// pipelined
module pipelined(
    input  wire              clk,
    input  wire              rst,
    input  wire              in_valid,
    output wire              in_ready,
    input  wire signed [15:0] a,
    input  wire signed [15:0] b,
    input  wire signed [15:0] c,
    input  wire signed [15:0] d,
    input  wire signed [15:0] e,
    output reg               out_valid,
    input  wire              out_ready,
    output reg signed [31:0]  y
);
    wire s3_ready_in;
    wire s2_ready_in;
    wire s1_ready_in;
    assign s3_ready_in = (~out_valid) || (out_valid && out_ready);
    assign s2_ready_in = (~s2_valid)  || (s2_valid  && s3_ready_in);
    assign s1_ready_in = (~s1_valid)  || (s1_valid  && s2_ready_in);
    assign in_ready = s1_ready_in;
    wire in_send = in_valid && in_ready;
    reg signed [31:0] s1_p1;
    reg signed [31:0] s1_p2;
    reg signed [15:0] s1_e;
    reg               s1_valid;
    always @(posedge clk) begin
        if (rst) begin
            s1_valid <= 1'b0;
            s1_p1    <= 32'sd0;
            s1_p2    <= 32'sd0;
            s1_e     <= 16'sd0;
        end else if (s1_ready_in) begin
            s1_valid <= in_send;
            if (in_send) begin
                s1_p1 <= $signed(a) * $signed(b);
                s1_p2 <= $signed(c) * $signed(d);
                s1_e  <= e;
            end
        end
    end
    reg signed [31:0] s2_s;
    reg signed [15:0] s2_e;
    reg               s2_valid;
    always @(posedge clk) begin
        if (rst) begin
            s2_valid <= 1'b0;
            s2_s     <= 32'sd0;
            s2_e     <= 16'sd0;
        end else if (s2_ready_in) begin
            s2_valid <= s1_valid;
            if (s1_valid) begin
                s2_s <= s1_p1 + s1_p2;
                s2_e <= s1_e;
            end
        end
    end
    always @(posedge clk) begin
        if (rst) begin
            out_valid <= 1'b0;
            y         <= 32'sd0;
        end else if (s3_ready_in) begin
  ...
make LEC_CHECK=0 CAP_MARGIN=0 CELL_PAD_IN_SITES_GLOBAL_PLACEMENT=0 CORE_ASPECT_RATIO=0.74 CORE_MARGIN=2 CORE_UTILIZATION=52 CTS_CLUSTER_DIAMETER=291 GPL_TIMING_DRIVEN=1 HOLD_SLACK_MARGIN=0.18 MAX_ROUTING_LAYER=met5 PLACE_DENSITY_LB_ADDON=0.25 SETUP_SLACK_MARGIN=-0.11 SLEW_MARGIN=20 TNS_END_PERCENT=70 finish   # period 4.52 ns
run.sh (not shown) runs the stock make flow with config.mk's settings and CLKGATE_MAP_FILE=.
The first run reached the layout checks and failed them: setup timing.
Next try:
- CELL_PAD_IN_SITES_GLOBAL_PLACEMENT: 0 -> 3
- CORE_MARGIN: 2 -> 5
- CTS_CLUSTER_DIAMETER: 291 -> 106
- CTS_CLUSTER_SIZE: unset -> 85
- GPL_ROUTABILITY_DRIVEN: unset -> 0
- MAX_ROUTING_LAYER: met5 -> met4
- MIN_ROUTING_LAYER: unset -> met2
- SLEW_MARGIN: 20 -> 10
- clock period: 4.52 -> 7.09 ns (I/O delays scaled with it)
Outcome:
- The changed run died in global placement without I/O, error FLW-0024
- die size went up by a few percent
- synthesized area stays the same
- synthesized cell count is unchanged

Setup of run A:
Starting RTL as in the previous note.
clock: 4.46 ns
lec_check: 0
abc_area: 1
cap_margin: 25
cell_pad_in_sites_detail_placement: 1
cell_pad_in_sites_global_placement: 0
core_margin: 2
core_utilization: 60
cts_cluster_diameter: 103
cts_cluster_size: 33
hold_slack_margin: -0.05
max_routing_layer: met4
min_routing_layer: met2
slew_margin: 0
tns_end_percent: 55
Run A got as far as detailed placement, where a tool error ended the run.
Input-level comparison between run B and run A:
Settings: MIN_ROUTING_LAYER no longer set, was met2; MAX_ROUTING_LAYER no longer set, was met4; SLEW_MARGIN now 20, was 0; CELL_PAD_IN_SITES_DETAIL_PLACEMENT no longer set, was 1; CELL_PAD_IN_SITES_GLOBAL_PLACEMENT no longer set, was 0; CTS_CLUSTER_SIZE no longer set, was 33; CORE_UTILIZATION now 66, was 60; ABC_AREA no longer set, was 1; CAP_MARGIN now 20, was 25; HOLD_SLACK_MARGIN no longer set, was -0.05; SETUP_SLACK_MARGIN now 1.28, previously not set; CTS_CLUSTER_DIAMETER no longer set, was 103; TNS_END_PERCENT no longer set, was 55; the clock period (ns, I/O delays scaled along) now 5.63, was 4.46.
### Flow results
Each of run A and run B falls short of a clean finish.
Run A did not finish; the tool stopped in detailed placement with error DPL-0033.
Run B ends up with a cell count listed in synth_stat.txt that is about 30% lower than in run A.
The higher initial cell density of the core came out of run B.
In the flow results for run A and run B, the synthesized area is larger on run A.
In run B, aoi/oai-family share of the synthesized area is higher than in run A.
Count of unique library cells instantiated by Yosys, run A and run B, lower one = run A.
Relative to run A, the post-synth net total measured on run B has decreased by more than a quarter.
[inputs] run C vs run B
Settings: putting CTS_CLUSTER_DIAMETER at 246 where nothing was set; swapping 66 for 65 in CORE_UTILIZATION; clearing SETUP_SLACK_MARGIN, which used to be 1.28; putting CTS_CLUSTER_SIZE at 100 where nothing was set; swapping 5.63 for 8.0 in the clock period (ns, I/O delays scaled along).
--- outcome ---
Run C reached the final stage; the timing, DRC and antenna checks on its layout passed. Run B was larger in final cell area than run C. Run B has higher routed metal-1 wirelength than run C. Looking at final total negative setup slack across run C and run B, the one that comes out lower is run B. Reported for run C and run B, count of nets left with antenna violations after detail routing turned out identical to the last digit.
Here is what was changed in the inputs of run D compared with run C.
Settings: putting SETUP_SLACK_MARGIN at -0.79 where nothing was set; putting ABC_AREA at 1 where nothing was set; swapping 246 for 383 in CTS_CLUSTER_DIAMETER; swapping 65 for 40 in CORE_UTILIZATION.
Notes after the runs:
Diff run C and run D: multi-input gate share of total cell area higher in run C. sky130_fd_sc_hd__fa_1 as the slowest cell on the critical path was reported by run D, and sky130_fd_sc_hd__clkdlybuf4s50_1 by run C. When run D is set beside run C, its routing usage on met1 turns out to be 16 points smaller. Note that the instance area at placement recorded for run D amounts to 1.12 times the value seen in run C. Run D reports a lower routing usage on met3 than run C does. Run D reports a higher vertical extent of the die than run C does. Against run C, non-clock inverter instance count of the final layout in run D rose by more than 100%. [compare] base=run C new=run D: register-to-register slack went up by 0.60 ns; fmax went up by about 6%.

pipelined again, from the RTL that the note above started with.
make LEC_CHECK=0 CAP_MARGIN=5 CORE_MARGIN=2 CORE_UTILIZATION=72 CTS_CLUSTER_DIAMETER=339 CTS_CLUSTER_SIZE=32 MAX_ROUTING_LAYER=met4 PLACE_DENSITY=0.67 SETUP_SLACK_MARGIN=0.98 SLEW_MARGIN=20 finish   # period 6.35 ns
The starting point failed in 5_1_grt, error ODB-0269.
Then changed:
Settings changed: CAP_MARGIN 5 to 20, CORE_UTILIZATION 72 to 65, CTS_CLUSTER_DIAMETER 339 to default, CTS_CLUSTER_SIZE 32 to default, PLACE_DENSITY 0.67 to default, SETUP_SLACK_MARGIN 0.98 to default.
Clock period 6.35 ns to 5.9 ns, I/O delays scaled along.
Outcome: This time the run reached the layout checks and failed them: setup timing; die area is higher by roughly a tenth; area after synthesis does not change; synthesized cell count stays the same.
Then changed:
Settings changed: CORE_ASPECT_RATIO from default to 0.5, CTS_CLUSTER_DIAMETER from default to 246, CTS_CLUSTER_SIZE from default to 100, MAX_ROUTING_LAYER met4 to default, TNS_END_PERCENT from default to 10.
Clock period 5.9 ns to 8.0 ns, I/O delays scaled along.
After rerunning:
- The new run finished clean
- setup slack gets better by 1000 ps
- via count came out lower by 13%
- first-iteration DRC count went down by 26%
- die area is about the same
- wire length went down by 23%
- critical path depth fell by 2
- cell area falls by 13%
Then changed:
Settings changed: CAP_MARGIN 20 to 10, CELL_PAD_IN_SITES_DETAIL_PLACEMENT from default to 1, CELL_PAD_IN_SITES_GLOBAL_PLACEMENT from default to 0, CORE_ASPECT_RATIO 0.5 to default, CORE_UTILIZATION 65 to 40, CTS_CLUSTER_DIAMETER 246 to default, CTS_CLUSTER_SIZE 100 to default, HOLD_SLACK_MARGIN from default to -0.05, TNS_END_PERCENT 10 to 55.
Effect: Synthesized cell count is unchanged; setup slack gains 62 ps.
Then changed:
Settings changed: CAP_MARGIN 10 to 20, CELL_PAD_IN_SITES_DETAIL_PLACEMENT 1 to default, CELL_PAD_IN_SITES_GLOBAL_PLACEMENT 0 to default, CORE_UTILIZATION 40 to 72, CTS_CLUSTER_SIZE from default to 25, HOLD_SLACK_MARGIN -0.05 to default, PLACE_DENSITY_LB_ADDON from default to 0.26, SETUP_SLACK_MARGIN from default to 0.91, TNS_END_PERCENT 55 to default.
After rerunning:
- die area fell by 44%
- register-to-register slack is better by 150 ps
- maximum frequency increases by 9.3%
- area after synthesis stays the same
- worst hold slack hardly moves
- setup slack gets better by 650 ps
Then changed:
Settings changed: ABC_AREA from default to 1, CORE_ASPECT_RATIO from default to 1.58, CORE_UTILIZATION 72 to 40, CTS_CLUSTER_DIAMETER from default to 383, CTS_CLUSTER_SIZE 25 to 100, PLACE_DENSITY_LB_ADDON 0.26 to default, SETUP_SLACK_MARGIN 0.91 to -0.79, TNS_END_PERCENT from default to 10.
Outcome: The changed run finished clean. Synthesized cell count rises by 43%. Maximum frequency falls by 3.3%. Hold slack gains 23 ps. Clock skew is about the same.

Setup of try-amber:
Starting RTL as in the previous note.
Settings: LEC_CHECK=0, ABC_AREA=1, CAP_MARGIN=20, CORE_MARGIN=2, CORE_UTILIZATION=72, CTS_CLUSTER_DIAMETER=199, CTS_CLUSTER_SIZE=45, HOLD_SLACK_MARGIN=-0.06, PLACE_DENSITY_LB_ADDON=0.26, SLEW_MARGIN=0, TNS_END_PERCENT=5; clock period 7.11 ns.
What try-ember does differently from try-amber at the input level:
- a deleted ABC_AREA that had been 1
- a deleted HOLD_SLACK_MARGIN that had been -0.06
- a change of SLEW_MARGIN from 0 to 20
### Flow results
Looking at the reports, try-amber completed the entire flow and the layout it produced met the timing, DRC and antenna checks.
Layout checks on try-ember: not met. Flow itself completed; violations: setup timing.
try-ember vs try-amber — count of inverters other than clock inverters in the layout dropped by more than half
The least setup slack across all paths after layout of try-ember falls short of that of try-amber by 430 ps.
Sum of met2 wire segment lengths after detailed routing (try-amber / try-ember): 1.13
The die used by try-ember is smaller than the one used by try-amber.
Edits applied to the flow inputs when going from try-ember to try-garnet:
- a deleted PLACE_DENSITY_LB_ADDON that had been 0.26
- a deleted TNS_END_PERCENT that had been 5
- a deleted CTS_CLUSTER_SIZE that had been 45
- a change of CORE_UTILIZATION from 72 to 10
- a deleted CTS_CLUSTER_DIAMETER that had been 199
- a change of the clock period (ns, I/O delays scaled along) from 7.11 to 9.96
## What came out
Higher fraction of met2 tracks used by global routing was reported by try-ember, not try-garnet.
Nothing crashed in try-ember and all stages finished; the problem is that the final layout failed, the offending checks being setup timing.
try-garnet: all stages complete, timing, DRC and antenna checks passed
Going from try-ember to try-garnet, length of routed wiring on met1 picked up an extra 19%; placed instance count up 2955; via total after detailed routing now smaller.
In try-garnet relative to try-ember, routability congestion estimate from global placement had gone down by more than 10%.
Buffer-and-inverter tally for the worst setup path in try-garnet vs try-ember: down 2
Looking at sequential share of layout area across try-ember and try-garnet, the one that comes out lower is try-garnet.
try-garnet: share of final layout cell area taken by clock buffers and inverters 0.20 points below try-ember
For try-cedar, these inputs were changed with respect to try-garnet:
- a change of CORE_UTILIZATION from 10 to 40
- a change of the clock period (ns, I/O delays scaled along) from 9.96 to 8.0
Notes after the runs:
- Against try-garnet, cell area in try-cedar fell by a few percent.
- In try-cedar the number of cells after detailed placement turned out 38% lower than in try-garnet.
- On cell count: try-cedar sits below try-garnet.
- For the met3 routed wirelength, try-cedar came in 1700 µm lower than try-garnet did.
- Relative to try-garnet, try-cedar degrades setup slack.
### try-cedar -> try-juniper
- putting ABC_AREA at 1 where nothing was set
- putting CTS_CLUSTER_DIAMETER at 261 where nothing was set
- putting TNS_END_PERCENT at 10 where nothing was set
- putting SETUP_SLACK_MARGIN at -0.79 where nothing was set
- putting CORE_ASPECT_RATIO at 0.5 where nothing was set
- putting CTS_CLUSTER_SIZE at 100 where nothing was set
Results
Compared with try-cedar, try-juniper shows a lower per-instance average area after synthesis.
try-juniper vs. try-cedar: complex-gate fraction of the synthesized area went down by 5.0 points.
Between try-cedar and try-juniper, the cell count went up.
| via count | lower: try-cedar |
try-cedar has a lower post-placement setup slack than try-juniper.
Between try-cedar and try-juniper, the flow reports number of distinct library cells after synthesis decreasing by more than a quarter.
Relative to try-cedar, layout buffer count excluding clock buffers has decreased by 71 in try-juniper.
try-juniper vs try-cedar, slowest cell on the critical path: sky130_fd_sc_hd__fa_1 vs sky130_fd_sc_hd__clkdlybuf4s50_1
Half-perimeter wire length after detailed placement came out higher on try-juniper than on try-cedar.
Global route total overflow: try-juniper vs try-cedar identical
Changes in try-indigo relative to try-juniper:
- CORE_ASPECT_RATIO no longer set, was 0.5
- PLACE_DENSITY now 0.77, previously not set
- SETUP_SLACK_MARGIN no longer set, was -0.79
- CTS_CLUSTER_DIAMETER now 383, was 261
## What came out
Reported for try-indigo and try-juniper, complex-gate fraction of the synthesized area turned out identical to the last digit.
Wire length on met3 came out lower on try-indigo than on try-juniper.
Per the comparison of try-indigo with try-juniper, arrival time of data at the critical path endpoint climbed 30 ps, met1 routing resource usage after global routing decreased 6.1 points.
Between try-indigo and try-juniper, the difference in utilization is negligible.
Initial antenna violation count (try-indigo over try-juniper): decrease, 2
Summary of try-indigo over try-juniper: total wirelength of the detailed-routed design moved down, number of non-filler instances in the completed layout level.
The setup slack of try-indigo is larger than that of try-juniper.

The RTL this note starts from:
==> flow/design.v <==
`timescale 1ns / 1ps
module pipelined(
    input  wire              clk,
    input  wire              rst,
    input  wire              in_valid,
    output wire              in_ready,
    input  wire signed [15:0] a,
    input  wire signed [15:0] b,
    input  wire signed [15:0] c,
    input  wire signed [15:0] d,
    input  wire signed [15:0] e,
    output reg               out_valid,
    input  wire              out_ready,
    output reg signed [31:0]  y
);
    wire s3_ready_in;
    wire s2_ready_in;
    wire s1_ready_in;
    assign s3_ready_in = (~out_valid) || (out_valid && out_ready);
    assign s2_ready_in = (~s2_valid)  || (s2_valid  && s3_ready_in);
    assign s1_ready_in = (~s1_valid)  || (s1_valid  && s2_ready_in);
    assign in_ready = s1_ready_in;
    wire in_send = in_valid && in_ready;
    reg signed [31:0] s1_p1;
    reg signed [31:0] s1_p2;
    reg signed [15:0] s1_e;
    reg               s1_valid;
    always @(posedge clk) begin
        if (rst) begin
            s1_valid <= 1'b0;
            s1_p1    <= 32'sd0;
            s1_p2    <= 32'sd0;
            s1_e     <= 16'sd0;
        end else if (s1_ready_in) begin
            s1_valid <= in_send;
            if (in_send) begin
                s1_p1 <= $signed(a) * $signed(b);
                s1_p2 <= $signed(c) * $signed(d);
                s1_e  <= e;
            end
        end
    end
    reg signed [31:0] s2_s;
    reg signed [15:0] s2_e;
    reg               s2_valid;
    always @(posedge clk) begin
        if (rst) begin
            s2_valid <= 1'b0;
            s2_s     <= 32'sd0;
            s2_e     <= 16'sd0;
        end else if (s2_ready_in) begin
            s2_valid <= s1_valid;
            if (s1_valid) begin
                s2_s <= s1_p1 + s1_p2;
                s2_e <= s1_e;
            end
        end
    end
    always @(posedge clk) begin
        if (rst) begin
            out_valid <= 1'b0;
            y         <= 32'sd0;
        end else if (s3_ready_in) begin
            out_valid <= s2_valid;
            if (s2_valid) begin
                y <= s2_s + $signed(s2_e);
            end
        end
    end
endmodule
clock: 7.37 ns
lec_check: 0
cap_margin: 20
core_margin: 2
core_utilization: 72
cts_cluster_diameter: 174
cts_cluster_size: 95
place_density: 0.36
slew_margin: 20
tns_end_percent: 5
The baseline went through all stages and came out clean.
Next try:
- CORE_UTILIZATION: 72 -> 27
- CTS_CLUSTER_DIAMETER: 174 -> unset
- CTS_CLUSTER_SIZE: 95 -> unset
- PLACE_DENSITY: 0.36 -> unset
- TNS_END_PERCENT: 5 -> unset
- clock period: 7.37 -> 7.79 ns (I/O delays scaled with it)
The changed run passed the timing, DRC and antenna checks.
First-iteration DRC count decreases by 36%.
Synthesized cell count does not change.
Register-to-register slack is better by 620 ps.
Synthesized area does not change.
Count of clock-buffer cells in the layout stays the same.
